==> exp/harbor: inputs <==
==> flow/design.v <==
`timescale 1ns/1ps
module fir(
	input			clk_100k,
	input			rst_n,
	input 	signed [8:0]	samp_in,
	output 	signed [8:0]	fir_out	
);
wire	signed [15:0]	b[0:20];
reg	signed [8:0]	samp[0:20]; 
wire signed [24:0]	mult[0:20];
wire signed [33:0]	sum;
assign b[0] = 16'h0312;
assign b[1] = 16'h03F8;
assign b[2] = 16'h0694;
assign b[3] = 16'h0AAD;
assign b[4] = 16'h0FE6;
assign b[5] = 16'h15BC;
assign b[6] = 16'h1B9F;
assign b[7] = 16'h20F9;
assign b[8] = 16'h2539;
assign b[9] = 16'h27F6;
assign b[10] = 16'h28E9;
assign b[11] = 16'h27F6;
assign b[12] = 16'h2539;
assign b[13] = 16'h20F9;
assign b[14] = 16'h1B9F;
assign b[15] = 16'h15BC;
assign b[16] = 16'h0FE6;
assign b[17] = 16'h0AAD;
assign b[18] = 16'h0694;
assign b[19] = 16'h03F8;
assign b[20] = 16'h0312;
integer i;
always @(posedge clk_100k or negedge rst_n) begin
	if(!rst_n) begin
		for(i=20;i>=0;i=i-1)begin
			samp[i] <= 0;
		end
	end
	else begin  
		for(i=20;i>0;i=i-1)begin
			samp[i] <= samp[i-1];
		end
		samp[0] <= samp_in;
	end
end
genvar j;
for(j=0;j<=20;j=j+1)begin
	assign mult[j] = $signed(samp[j])*$signed(b[j]);
end
assign sum = mult[0]+mult[1]+mult[2]+mult[3]+mult[4]+mult[5]+mult[6]+mult[7]+mult[8]+mult[9]+mult[10]+mult[11]+mult[12]+mult[13]+mult[14]+mult[15]+mult[16]+mult[17]+mult[18]+mult[19]+mult[20];
assign fir_out = sum[24:16];
endmodule
==> flow/run.sh <==
#!/bin/bash
# the make line also repeats each setting of config.mk as NAME=value (left out here)
make -C /OpenROAD-flow-scripts/flow DESIGN_CONFIG=/design/flow/config.mk WORK_HOME=/design/flow/orfs CLKGATE_MAP_FILE= finish
==> flow/config.mk <==
export PLATFORM = sky130hd
export DESIGN_NAME = fir
export DESIGN_NICKNAME = fir
export VERILOG_FILES = /design/flow/design.v
export SDC_FILE = /design/flow/constraint.sdc
export NUM_CORES = 4
export LEC_CHECK = 0
export CAP_MARGIN = 0
export CORE_MARGIN = 5
export CORE_UTILIZATION = 65
export CTS_CLUSTER_DIAMETER = 238
export CTS_CLUSTER_SIZE = 99
export HOLD_SLACK_MARGIN = 0.24
export PLACE_DENSITY = 0.6
export SETUP_SLACK_MARGIN = -0.2
export SLEW_MARGIN = 20
==> flow/constraint.sdc <==
create_clock -name core_clock -period 16.0 [get_ports {clk_100k}]
set_input_delay 3.2000 -clock core_clock [delete_from_list [all_inputs] [get_ports {clk_100k}]]
set_output_delay 3.2000 -clock core_clock [all_outputs]
set_load 0.01 [all_outputs]
==> inputs of exp/juniper, as changes to exp/harbor <==
- ABC_AREA: default -> 1
- CAP_MARGIN: 0 -> 20
- CORE_MARGIN: 5 -> 2
- CORE_UTILIZATION: 65 -> 72
- CTS_CLUSTER_DIAMETER: 238 -> default
- CTS_CLUSTER_SIZE: 99 -> default
- HOLD_SLACK_MARGIN: 0.24 -> default
- MAX_ROUTING_LAYER: default -> met4
- PLACE_DENSITY: 0.6 -> default
- SETUP_SLACK_MARGIN: -0.2 -> 0.4
==> flow/constraint.sdc (replaced) <==
create_clock -name core_clock -period 4.56 [get_ports {clk_100k}]
set_input_delay 0.9120 -clock core_clock [delete_from_list [all_inputs] [get_ports {clk_100k}]]
set_output_delay 0.9120 -clock core_clock [all_outputs]
set_load 0.01 [all_outputs]
==> impl_metrics.yaml <==
# yosys + openroad results
grt:
  grt_antenna_before_repair: 7
  grtUsageMet3_pct: 4.693
status:
  status: "timing/DRC/antenna clean"
final_timing:
  fin_skew_ns: 0.01713
  maxClockFrequency_mhz: 63.29
setup_path:
  slowest_delay_ns: 0.72
finish:
  area.share.combinational_pct: 76.67
That was exp/harbor.
==> impl_metrics.yaml <==
# yosys + openroad results
final_timing:
  maxClockFrequency_mhz: 71.29
  setup_ws_ns: -9.467
  report.final.setup_viol: 9
  fin_skew_ns: 0.01716
grt:
  grtUsageMet3_pct: 15.71
  grt_antenna_before_repair: 20
status:
  status: "complete, but fails checks"
  violatedChecks: "negative setup slack"
setup_path:
  slowest_delay_ns: 0.85
That was exp/juniper.
